Design color_centroid, start of the top module:
module color_centroid
  (
    input         clk,
    input         rst,           
    input  [2:0]  rgbfilter,     
    input         new_frame_i,   
    output [14:0] orig_addr,
    input  [11:0] orig_pxl,
    output        proc_we,
    output [14:0] proc_addr,
    output [11:0] proc_pxl,
    output [7:0]  centroid,
    output        new_centroid,
    output [2:0]  proximity
  );
Size in the first run: roughly 2,800 cells after synthesis, roughly 73 I/O pins, about 0.022 mm2 of cells after synthesis.
export LEC_CHECK = 0
export ABC_AREA = 1
export CAP_MARGIN = 0
export CORE_MARGIN = 2
export CORE_UTILIZATION = 72
export CTS_CLUSTER_DIAMETER = 309
export HOLD_SLACK_MARGIN = -0.09
export PLACE_DENSITY = 0.63
export SETUP_SLACK_MARGIN = -0.2
export SLEW_MARGIN = 20
create_clock -name core_clock -period 2.97 [get_ports {clk}]
run.sh (not shown) runs the stock make flow with config.mk's settings and CLKGATE_MAP_FILE=.
The baseline finished but fails on negative setup slack.
==> next run, changes <==
CAP_MARGIN = 20   (was 0)
CORE_UTILIZATION = 70   (was 72)
CTS_CLUSTER_DIAMETER = 232   (was 309)
HOLD_SLACK_MARGIN = not set   (was -0.09)
PLACE_DENSITY = not set   (was 0.63)
SETUP_SLACK_MARGIN = not set   (was -0.2)
clock period = 5.17 ns   (was 2.97 ns; I/O delays follow)
Now the flow produced a clean layout.
Final cell count fell by 4.7%.
Non-clock buffer count fell by 162.
Setup slack gains 1600 ps.
Wire length fell by 11%.
Area after synthesis does not change.
Critical path depth rose by 1.
Clock skew barely changes.
==> next run, changes <==
CORE_UTILIZATION = 72   (was 70)
CTS_CLUSTER_DIAMETER = 309   (was 232)
HOLD_SLACK_MARGIN = -0.09   (was not set)
clock period = 2.97 ns   (was 5.17 ns; I/O delays follow)
Effect:
- This time the run finished with negative setup slack left
- via count increases by about 9%
- count of clock-buffer cells in the layout goes up by 2
- worst hold slack hardly moves
- final cell count came out higher by about 4.5%
- critical path depth went up by 1
- setup slack gets worse by 1700 ps
- die area is lower by 2.7%

---

rev 12:
Starting RTL as in the previous note.
// color_centroid
module color_centroid
  (
    input         clk,
    input         rst,           
    input  [2:0]  rgbfilter,     
    input         new_frame_i,   
    output [14:0] orig_addr,
    input  [11:0] orig_pxl,
    output        proc_we,
    output [14:0] proc_addr,
    output [11:0] proc_pxl,
    output [7:0]  centroid,
    output        new_centroid,
    output [2:0]  proximity
  );
clock: 3.03 ns
lec_check: 0
abc_area: 1
cap_margin: 20
core_aspect_ratio: 1.04
core_margin: 2
core_utilization: 72
cts_cluster_size: 15
hold_slack_margin: -0.05
min_routing_layer: met1
place_density: 0.73
setup_slack_margin: 0.84
slew_margin: 40
Rev 12: aborted in global routing (tool error)
What rev 13 does differently from rev 12 at the input level:
# rev 12
export LEC_CHECK = 0
export ABC_AREA = 1
export CAP_MARGIN = 20
export CORE_ASPECT_RATIO = 1.04
export CORE_MARGIN = 2
export CORE_UTILIZATION = 72
export CTS_CLUSTER_SIZE = 15
export HOLD_SLACK_MARGIN = -0.05
export MIN_ROUTING_LAYER = met1
export PLACE_DENSITY = 0.73
export SETUP_SLACK_MARGIN = 0.84
export SLEW_MARGIN = 40
create_clock -name core_clock -period 3.03 [get_ports {clk}]
# rev 13
export LEC_CHECK = 0
export ABC_AREA = 1
export CAP_MARGIN = 20
export CORE_ASPECT_RATIO = 0.68
export CORE_MARGIN = 2
export CORE_UTILIZATION = 72
export MIN_ROUTING_LAYER = met1
export PLACE_DENSITY = 0.76
export SETUP_SLACK_MARGIN = 0.59
export SLEW_MARGIN = 40
create_clock -name core_clock -period 3.87 [get_ports {clk}]
### Flow results
Both conditions hold for rev 13: the flow ran to the end and the final layout passed the timing, DRC and antenna checks. Compared with rev 12, rev 13 shows area of the core region that has gone down slightly. Delta (rev 13 minus rev 12): detailed placer's ending HPWL higher; number of cell rows decreased by about 20% relative to the old numbers; total CTS buffers fell by 7.1%.

---

Setup of build 72:
Starting RTL as in the previous note.
clock: 3.02 ns
lec_check: 0
abc_area: 0
cap_margin: 20
core_aspect_ratio: 1.79
core_margin: 2
core_utilization: 43
cts_cluster_diameter: 71
cts_cluster_size: 69
max_routing_layer: met4
place_density_lb_addon: 0.24
slew_margin: 20
tns_end_percent: 100
The flow completed for build 72, but it is not clean: the layout still shows negative setup slack.
Input changes introduced in build 59 (baseline for comparison: build 72):
Settings: clearing MAX_ROUTING_LAYER, which used to be met4; swapping 43 for 40 in CORE_UTILIZATION; clearing CORE_ASPECT_RATIO, which used to be 1.79; clearing TNS_END_PERCENT, which used to be 100; clearing ABC_AREA, which used to be 0; clearing CTS_CLUSTER_DIAMETER, which used to be 71; clearing PLACE_DENSITY_LB_ADDON, which used to be 0.24; clearing CTS_CLUSTER_SIZE, which used to be 69; swapping 3.02 for 5.31 in the clock period (ns, I/O delays scaled along).
[summary]
- Build 59 ran to completion and came out clean on the timing, DRC and antenna checks.
- Summary: with build 72 as the reference, number of well-tap cells placed in build 59 moved up by more than 10%.
- Relative to build 72, the floorplan die width measured on build 59 has increased by more than a quarter.
- Build 59 against build 72: global router's overall resource usage has decreased, total die area has increased, area added between synthesis and finish dropped 6.6 points, total detailed-routing wirelength shrank by about 10%, number of enable flip-flop cells ~0 delta.
- Relative to build 72, fraction of power consumed by the clock network has gone up in build 59.
- Relative to build 72, the buffer count excluding the clock tree in the final layout of build 59 is lower by 217.
- Relative to build 72, max-slew headroom at the worst pin has gone down in build 59.
Input-level comparison between build 31 and build 59:
Settings: SETUP_SLACK_MARGIN newly set to 1.65; CORE_UTILIZATION changed from 40 to 70; CTS_CLUSTER_DIAMETER newly set to 31; the clock period (ns, I/O delays scaled along) changed from 5.31 to 6.18.
[summary]
Build 59 → build 31: combinational fraction of design power dropped 3.6 points, via density per instance higher.
Looking at shortest clock period the worst path allows after layout, build 31 sits 0.37 ns below build 59.
The final reports for build 31 and build 59 show count of clock-buffer cells in the layout higher in the former.
Here is what was changed in the inputs of build 90 compared with build 31.
Settings: SETUP_SLACK_MARGIN no longer set, was 1.65; CORE_UTILIZATION now 57, was 70; CTS_CLUSTER_DIAMETER no longer set, was 31; the clock period (ns, I/O delays scaled along) now 2.95, was 6.18.
==> results <==
Build 31 completed; timing, DRC and antenna clean
Nothing crashed in build 90 and all stages finished; the problem is that the final layout failed, the offending checks being negative setup slack.
Taking build 31 as the reference, in build 90 post-route cell area has increased; hold path depth has increased; path length in cells of the critical path has decreased.
In build 90, met3 wire length is lower than in build 31.
| total of cells resized after clock tree synthesis | build 90 vs build 31 | 37 higher |
After detailed routing, build 31 needs more wire than build 90.
Build 90 vs build 31 — power drawn by the combinational cells rose about 170%.
As far as chip area from the yosys synthesis statistics is concerned, build 90 and build 31 perform about the same.
Group drawing the most power: registers -> build 90, clock -> build 31
Comparing build 90 and build 31, final cell count without fillers is higher on build 90.
Build 90 vs build 31 — post-layout period usage of the worst path rose 58 points.
Power figures rest on the tool's default switching activity, not on a simulated workload.
